## Pipelined_Processor
module Pipelined_Processor(
input CLK,
input reset,
output [7:0] imem_addr,
input [15:0] imem_data,
output [7:0] dmem_addr,
output [7:0] dmem_wdata,
output dmem_we,
input [7:0] dmem_rdata,
output [7:0] result 
   );
wire pcsrc;
wire [7:0] pcplus1_f;
wire [7:0] pcnext_f;
wire [7:0] pc_f, pc_d;
wire [15:0] instr_f, instr_d;
wire signed [7:0] SrcA_d, SrcA_e;
wire signed [7:0] RD1e, RD2e;  
wire signed [7:0] SrcB ;
wire Zero;
wire [7:0] ALUResult_e, ALUResult_m, ALUResult_w;
wire [3:0] ALUControl_d, ALUControl_e;
wire ALUSrc_d, ALUSrc_e, ResultSrc_e, ResultSrc_d, ResultSrc_m, ResultSrc_w;
wire [7:0] pcplus1_d, pcplus1_e, pcplus1_m, pcplus1_w;
wire [2:0] a1_d, Rs1D, Rs2D;
wire [2:0] Rs1E, Rs2E;
wire [2:0] a1_e, a1_m, a1_w;  
wire [3:0] opcode;
wire [2:0] funct;
wire [7:0] SrcB_reg, SrcB_reg_e, SrcB_reg_m;
wire [7:0] wrtdata;
wire [7:0] read_data_w, read_data_m;
wire MemWrite_d, MemWrite_e, MemWrite_m;
wire regwrite_d, regwrite_e, regwrite_w, regwrite_m;
wire [7:0] ImmExt_d, ImmExt_e;  
wire [1:0] ForwardAE, ForwardBE;
wire stallF, flushD, stallD, flushE;
pc p0(.pcnext(pcnext_f),. reset(reset), .pc(pc_f), .stallF(stallF), .clk(CLK));
assign pcplus1_f = pc_f + 1;
assign imem_addr = pc_f;
assign instr_f = imem_data;
assign opcode = instr_f[15:12];
assign pcnext_f = (opcode == 4'b0101 && Zero) ? (pc_f + ImmExt_d) : 
  (pcsrc) ? ImmExt_d :
                (pc_f + 1);
assign a1_d = instr_f[8:6];   
assign funct = instr_f[11:9];
assign Rs1D = instr_f[5:3];
assign Rs2D = instr_f[2:0];
  Extender e0(.in0(Rs2D), .ImmExt(ImmExt_d));
  ...
For scale: about 1300 cells after synthesis, roughly 150 flip-flops, ~59 I/O pins, roughly 11000 um2 of cells after synthesis.
export LEC_CHECK = 0
export CAP_MARGIN = 20
export CELL_PAD_IN_SITES_DETAIL_PLACEMENT = 1
export CORE_MARGIN = 4
export CORE_UTILIZATION = 40
export HOLD_SLACK_MARGIN = 0.05
export MIN_ROUTING_LAYER = met2
export SETUP_SLACK_MARGIN = 3.19
export SLEW_MARGIN = 40
export TNS_END_PERCENT = 70
create_clock -name core_clock -period 13.5 [get_ports {CLK}]
run.sh (not shown) runs the stock make flow with config.mk's settings and CLKGATE_MAP_FILE=.
The starting point completed with no timing, DRC or antenna violations.
Change:
- CELL_PAD_IN_SITES_DETAIL_PLACEMENT: 1 -> not set
- CORE_MARGIN: 4 -> 2
- HOLD_SLACK_MARGIN: 0.05 -> not set
- MIN_ROUTING_LAYER: met2 -> not set
- SETUP_SLACK_MARGIN: 3.19 -> not set
- SLEW_MARGIN: 40 -> 20
- TNS_END_PERCENT: 70 -> not set
What happened: Clock skew stays flat. Worst setup slack gets better by 0.20 ns. Global-route usage is lower by 18 points. Non-clock buffer count is lower by 40. Power is lower by roughly a tenth. Sequential share of layout area is higher by 1.2 points. Synthesized cell count does not change. Sequential power is lower by a few percent. Hold slack hardly moves.
Change:
- clock period: 13.5 -> 13.2 ns (I/O delays scaled with it)
Final area grows by a few percent. Sequential power grows by a few percent. Wire length went up slightly. Via count went up by a few percent. Power climbs by a few percent. Hold slack degrades by 0.0033 ns. Synthesized area stays the same. Maximum frequency grows slightly.
Change:
- CORE_UTILIZATION: 40 -> 20
Total power increases by a few percent; setup slack improved by 0.029 ns; global-route usage decreases by 12 points; sequential power hardly moves; wire length increases by a little under a tenth; design area increases by a few percent; clock power increases by roughly a tenth; register-to-register slack improved by 0.03 ns; area after synthesis is unchanged; utilization decreases by 24 points.

========
== run A ==
Starting RTL as in the previous note.
## Pipelined_Processor
module Pipelined_Processor(
input CLK,
input reset,
output [7:0] imem_addr,
input [15:0] imem_data,
output [7:0] dmem_addr,
output [7:0] dmem_wdata,
output dmem_we,
input [7:0] dmem_rdata,
output [7:0] result 
   );
Settings: LEC_CHECK=0, CAP_MARGIN=5, CORE_MARGIN=2, CORE_UTILIZATION=71, CTS_CLUSTER_SIZE=37, HOLD_SLACK_MARGIN=-0.08, MAX_ROUTING_LAYER=met4, SETUP_SLACK_MARGIN=-0.82, SLEW_MARGIN=20; clock period 12.3 ns.
Run A got as far as global routing (5_1_grt), where a tool error ended the run.
diff inputs: run A => run B
Settings: removing CTS_CLUSTER_SIZE (formerly 37); changing CAP_MARGIN from 5 to 20; removing SETUP_SLACK_MARGIN (formerly -0.82); removing MAX_ROUTING_LAYER (formerly met4); removing HOLD_SLACK_MARGIN (formerly -0.08); changing CORE_UTILIZATION from 71 to 64; changing the clock period (ns, I/O delays scaled along) from 12.3 to 7.31.
Nothing crashed in run B and all stages finished; the problem is that the final layout failed, the offending checks being negative setup slack.
As far as cts-stage hold buffer count goes, run B and run A are indistinguishable; the numbers are identical.
Delta(number of cells after detailed placement, run B - run A) > 0
Run B vs run A — full die area rose about 10%.
Going from run A to run B, the starting density of the core was found to have gone down by 6.6 points.
Run A -> run B: number of placement rows increased by a few percent
What run C does differently from run B at the input level:
Settings: putting SETUP_SLACK_MARGIN at -0.82 where nothing was set; putting MAX_ROUTING_LAYER at met4 where nothing was set; putting CTS_CLUSTER_SIZE at 37 where nothing was set; swapping 64 for 71 in CORE_UTILIZATION; swapping 7.31 for 13.6 in the clock period (ns, I/O delays scaled along).
Notes after the runs:
- The horizontal die dimension in run C was lower than what run B gave.
- ~same clock skew in run C and run B
- Summary of run C over run B: sequential cell count barely changed; die area dropped about 10%; combinational-cell power consumption dropped 62%; area share of buffers outside the clock network dropped 8.4 points.
- p0.pc[5] as the endpoint of the worst setup timing path was reported by run B, and p0.pc[7] by run C.
- Cell count along the critical path (run C vs. run B) decreases by a few percent
- | area of placed instances | lower: run C |
- Between run B and run C, overall power of the completed layout decreased.
- Status run C: flow complete, layout not clean - negative setup slack
- Compared to run B, run C has design area about 12% lower.
- Reported for run C and run B, synthesized instance count turned out identical to the last digit.
Edits applied to the flow inputs when going from run C to run D:
Settings: setting ABC_AREA to 1 for the first time; removing MAX_ROUTING_LAYER (formerly met4); removing CTS_CLUSTER_SIZE (formerly 37); removing SETUP_SLACK_MARGIN (formerly -0.82); changing CORE_UTILIZATION from 71 to 62; changing the clock period (ns, I/O delays scaled along) from 13.6 to 12.1.
--- outcome ---
Run D: flow completed, timing, DRC and antenna clean. Higher first-pass iteration count of the detailed router goes to run D over run C. Diff run D..run C | total number of vias | negligible. Max share of the clock period used by the worst path across run D and run C: run C. Delay contributed by the slowest stage of the critical path in run D is 0.03 ns above run C. Sort run D and run C by total negative slack for setup checks asc -> top: run C. Share of synthesized cell area in and-or and or-and compound cells ends up higher on run C. Diff run D..run C | hold violation total from the final report | unchanged. On run D: initial cell density of the core is 9.5 points lower than what run C gave. Final area: run D worse than run C.
What run E does differently from run D at the input level:
Settings: swapping 62 for 72 in CORE_UTILIZATION; clearing ABC_AREA, which used to be 1; putting HOLD_SLACK_MARGIN at -0.09 where nothing was set; swapping 12.1 for 13.1 in the clock period (ns, I/O delays scaled along).
Results
STATUS power dissipated by switching net loads: run E wins against run D
Relative to run D, the average wire per cell in the routed design measured on run E has increased by more than a quarter.
Measured against each other, run D and run E differ in maximum fanout encountered on the critical timing path, the lower figure coming from run D.
Compared with run D, run E shows a total length of routed met3 wires that is about 90% higher.
Fmax in run E is about 17% lower than in run D
Width of the die was higher in the run labelled run D.
Re arrival time reported for the critical path endpoint: run D and run E aren't equal, and the lower value belongs to run D.
In the tables for run D and run E, floorplan core area reads lower with run E.
Against run D, run E reports a non-clock buffer count that is higher.
Diff run D and run E: post-layout utilization of the core lower in run D
The layout from run E, despite a flow that completed every stage, fails the layout checks, with the failing checks listed as max-capacitance violations, max-slew violations, negative setup slack.
Power figures rest on the tool's default switching activity, not on a simulated workload.
